==> inputs of v1 <==
==> flow/design.v <==
module alu #(
    parameter INT_W  = 4,
    parameter FRAC_W = 6,
    parameter INST_W = 4,
    parameter DATA_W = INT_W + FRAC_W
)(
    input                     i_clk,
    input                     i_rst_n,
    input                     i_valid,
    input signed [DATA_W-1:0] i_data_a,
    input signed [DATA_W-1:0] i_data_b,
    input        [INST_W-1:0] i_inst,
    output                    o_valid,
    output       [DATA_W-1:0] o_data
);  
reg [DATA_W-1:0] o_data_w, o_data_r;
reg              o_valid_w, o_valid_r;
assign o_valid = o_valid_r;
assign o_data = o_data_r;
reg [9:0] o_data_t;  
wire signed [10:0] sum_temp;
assign sum_temp = {i_data_a[9],i_data_a} + {i_data_b[9],i_data_b};
wire signed [10:0] sub_temp;
assign sub_temp = {i_data_a[9],i_data_a} - {i_data_b[9],i_data_b};
wire signed [19:0] mult_temp;
wire signed [20:0] mult_rnd;
wire signed [14:0] mult_r;
assign mult_temp = i_data_a * i_data_b;
assign mult_rnd = $signed({mult_temp[19],mult_temp}) + $signed(21'd32);  
assign mult_r = mult_rnd[20:6];
wire signed [20:0] i_data_f;
wire signed [20:0] o_data_f;
wire signed [14:0] mult_f;
assign i_data_f = {{5{o_data_r[9]}},o_data_r,6'b0};
assign o_data_f = i_data_f + $signed({mult_temp[19],mult_temp}) + $signed(21'd32);
assign mult_f = o_data_f[20:6];
wire signed [10:0] tanh_pos;
wire signed [10:0] tanh_neg;
assign tanh_pos = ({i_data_a[9],i_data_a} + $signed(11'd33)) >>> 1;
assign tanh_neg = ({i_data_a[9],i_data_a} - $signed(11'd31)) >>> 1;
always@(*)begin
    o_data_t = 10'd0;
    case(i_inst)
        4'd0:begin  
            if (sum_temp > $signed(11'd511)) o_data_t = 10'b0111_1111_11;
            else if (sum_temp < $signed(-11'sd512)) o_data_t = 10'b1000_0000_00;
            else o_data_t = sum_temp[9:0];
        end
        4'd1:begin  
            if (sub_temp > $signed(11'd511)) o_data_t = 10'b0111_1111_11;
            else if (sub_temp < $signed(-11'sd512)) o_data_t = 10'b1000_0000_00;
            else o_data_t = sub_temp[9:0];
        end
        4'd2:begin  
            if (mult_r > $signed(15'd511)) o_data_t = 10'b0111_1111_11;
            else if (mult_r < $signed(-15'sd512)) o_data_t = 10'b1000_0000_00;
            else o_data_t = mult_r[9:0];
        end
        4'd3:begin  
            if (mult_f > $signed(15'd511)) o_data_t = 10'b0111_1111_11;
            else if (mult_f < $signed(-15'sd512)) o_data_t = 10'b1000_0000_00;
            else o_data_t = mult_f[9:0];
        end
        4'd4:begin  
            if(!i_data_a[9])begin
                if(i_data_a >= 10'b0001_1000_00) o_data_t = 10'b0001_0000_00;
                else if(i_data_a >= 10'b0000_1000_00) o_data_t = tanh_pos[9:0];
                else o_data_t = i_data_a;
            end
            else begin
                if(i_data_a >= 10'b1111_100000) o_data_t = i_data_a;
                else if(i_data_a >= 10'b1110_1000_00) o_data_t = tanh_neg[9:0];
                else o_data_t = 10'b1111_0000_00;
            end
        end
        4'd5:begin  
            o_data_t = i_data_a | (~i_data_b);
        end
        4'd6:begin  
            casez(i_data_a)
            10'b1???_????_??: o_data_t = 10'd0;
            10'b01??_????_??: o_data_t = 10'd1;
            10'b001?_????_??: o_data_t = 10'd2;
            10'b0001_????_??: o_data_t = 10'd3;
            10'b0000_1???_??: o_data_t = 10'd4;
            10'b0000_01??_??: o_data_t = 10'd5;
            10'b0000_001?_??: o_data_t = 10'd6;
            10'b0000_0001_??: o_data_t = 10'd7;
            10'b0000_0000_1?: o_data_t = 10'd8;
            10'b0000_0000_01: o_data_t = 10'd9;
            10'd0: o_data_t = 10'd10;
            endcase
        end
        4'd7:begin  
            casez(i_data_a)
            10'd0: o_data_t = 10'd0;
            10'b????_????_?1: o_data_t = 10'd0;
            10'b????_????_10: o_data_t = 10'd1;
            10'b????_???1_00: o_data_t = 10'd2;
            10'b????_??10_00: o_data_t = 10'd3;
            10'b????_?100_00: o_data_t = 10'd4;
            10'b????_1000_00: o_data_t = 10'd5;
            10'b???1_0000_00: o_data_t = 10'd6;
            10'b??10_0000_00: o_data_t = 10'd7;
            10'b?100_0000_00: o_data_t = 10'd8;
            10'b1000_0000_00: o_data_t = 10'd9;
            endcase
        end
        4'd8:begin  
            o_data_t = i_data_a[9] + i_data_a[8] +i_data_a[7] +i_data_a[6] +i_data_a[5] +i_data_a[4] +i_data_a[3] +i_data_a[2] +i_data_a[1] +i_data_a[0];
        end
        4'd9:begin  
            if(i_data_b == 10'd0) o_data_t = i_data_a;
            else if(i_data_b == 10'd1) o_data_t = {i_data_a[8:0],i_data_a[9]};
            else if(i_data_b == 10'd2) o_data_t = {i_data_a[7:0],i_data_a[9:8]};
            else if(i_data_b == 10'd3) o_data_t = {i_data_a[6:0],i_data_a[9:7]};
            else if(i_data_b == 10'd4) o_data_t = {i_data_a[5:0],i_data_a[9:6]};
            else if(i_data_b == 10'd5) o_data_t = {i_data_a[4:0],i_data_a[9:5]};
            else if(i_data_b == 10'd6) o_data_t = {i_data_a[3:0],i_data_a[9:4]};
            else if(i_data_b == 10'd7) o_data_t = {i_data_a[2:0],i_data_a[9:3]};
            else if(i_data_b == 10'd8) o_data_t = {i_data_a[1:0],i_data_a[9:2]};
            else   o_data_t = {i_data_a[0],i_data_a[9:1]};
        end
    endcase
end
always@(*) begin
    o_data_w = o_data_t;
    o_valid_w = (i_valid == 1'b1)? 1'b1:1'b0;
end
always@(posedge i_clk or negedge i_rst_n) begin
    if (!i_rst_n) begin
        o_data_r <= 'b0;
        o_valid_r <= 'b0;
    end 
    else begin
        if (i_valid) o_data_r <= o_data_w;
        o_valid_r <= o_valid_w;
    end
end
endmodule
==> flow/run.sh <==
#!/bin/bash
# the make line also repeats each setting of config.mk as NAME=value (left out here)
make -C /OpenROAD-flow-scripts/flow DESIGN_CONFIG=/design/flow/config.mk WORK_HOME=/design/flow/orfs CLKGATE_MAP_FILE= finish
==> flow/config.mk <==
export PLATFORM = sky130hd
export DESIGN_NAME = alu
export DESIGN_NICKNAME = alu
export VERILOG_FILES = /design/flow/design.v
export SDC_FILE = /design/flow/constraint.sdc
export NUM_CORES = 4
export LEC_CHECK = 0
export CAP_MARGIN = 20
export CELL_PAD_IN_SITES_DETAIL_PLACEMENT = 2
export CELL_PAD_IN_SITES_GLOBAL_PLACEMENT = 3
export CORE_MARGIN = 7
export CORE_UTILIZATION = 67
export CTS_CLUSTER_DIAMETER = 340
export CTS_CLUSTER_SIZE = 40
export GPL_TIMING_DRIVEN = 1
export MAX_ROUTING_LAYER = met4
export MIN_ROUTING_LAYER = met2
export PLACE_DENSITY_LB_ADDON = 0.0
export SLEW_MARGIN = 10
export TNS_END_PERCENT = 50
==> flow/constraint.sdc <==
create_clock -name core_clock -period 13.8 [get_ports {i_clk}]
set_input_delay 2.7600 -clock core_clock [delete_from_list [all_inputs] [get_ports {i_clk}]]
set_output_delay 2.7600 -clock core_clock [all_outputs]
set_load 0.01 [all_outputs]
==> inputs of v11, as changes to v1 <==
- CELL_PAD_IN_SITES_DETAIL_PLACEMENT: 2 -> default
- CELL_PAD_IN_SITES_GLOBAL_PLACEMENT: 3 -> default
- CORE_MARGIN: 7 -> 2
- CORE_UTILIZATION: 67 -> 40
- CTS_CLUSTER_DIAMETER: 340 -> default
- CTS_CLUSTER_SIZE: 40 -> default
- GPL_TIMING_DRIVEN: 1 -> default
- MAX_ROUTING_LAYER: met4 -> default
- MIN_ROUTING_LAYER: met2 -> default
- PLACE_DENSITY_LB_ADDON: 0.0 -> default
- SLEW_MARGIN: 10 -> 20
- TNS_END_PERCENT: 50 -> default
==> flow/constraint.sdc (replaced) <==
create_clock -name core_clock -period 10.5 [get_ports {i_clk}]
set_input_delay 2.1000 -clock core_clock [delete_from_list [all_inputs] [get_ports {i_clk}]]
set_output_delay 2.1000 -clock core_clock [all_outputs]
set_load 0.01 [all_outputs]
==> inputs of v10, as changes to v1 <==
- CELL_PAD_IN_SITES_DETAIL_PLACEMENT: 2 -> default
- CELL_PAD_IN_SITES_GLOBAL_PLACEMENT: 3 -> default
- CORE_MARGIN: 7 -> 2
- CORE_UTILIZATION: 67 -> 71
- CTS_CLUSTER_DIAMETER: 340 -> 27
- MIN_ROUTING_LAYER: met2 -> default
- SETUP_SLACK_MARGIN: default -> -0.55
- SLEW_MARGIN: 10 -> 20
==> flow/constraint.sdc (replaced) <==
create_clock -name core_clock -period 8.83 [get_ports {i_clk}]
set_input_delay 1.7660 -clock core_clock [delete_from_list [all_inputs] [get_ports {i_clk}]]
set_output_delay 1.7660 -clock core_clock [all_outputs]
set_load 0.01 [all_outputs]
==> comparison table <==
Master cell of the clock root buffer: v11 sky130_fd_sc_hd__clkbuf_16; v1 -; v10 sky130_fd_sc_hd__clkbuf_16
Share of cell area taken by multi-input logic gates: v11 0.7832; v1 -; v10 0.7182
CTS buffer count: v11 3; v1 -; v10 3
Worst setup slack after placement: v11 0.1789 ns; v1 -; v10 -1.013 ns
Final layout net count: v11 1445; v1 -; v10 1585
Max clock buf depth: v11 2; v1 -; v10 2
Topmost layer with routed signal wires: v11 met4; v1 -; v10 met4
Peak fanout along the critical path: v11 8; v1 -; v10 11
Non-clock inverters: v11 166; v1 -; v10 166
Number of buffer and inverter stages on the critical path: v11 5; v1 -; v10 6
Status: v11 complete, no violations; v1 did not finish; v10 failed layout checks
Stage where the flow stopped: v11 -; v1 global placement without I/O; v10 -
Reasons for failing layout checks: v11 -; v1 -; v10 negative setup slack
Hold-fix buffers, CTS: v11 0; v1 -; v10 0
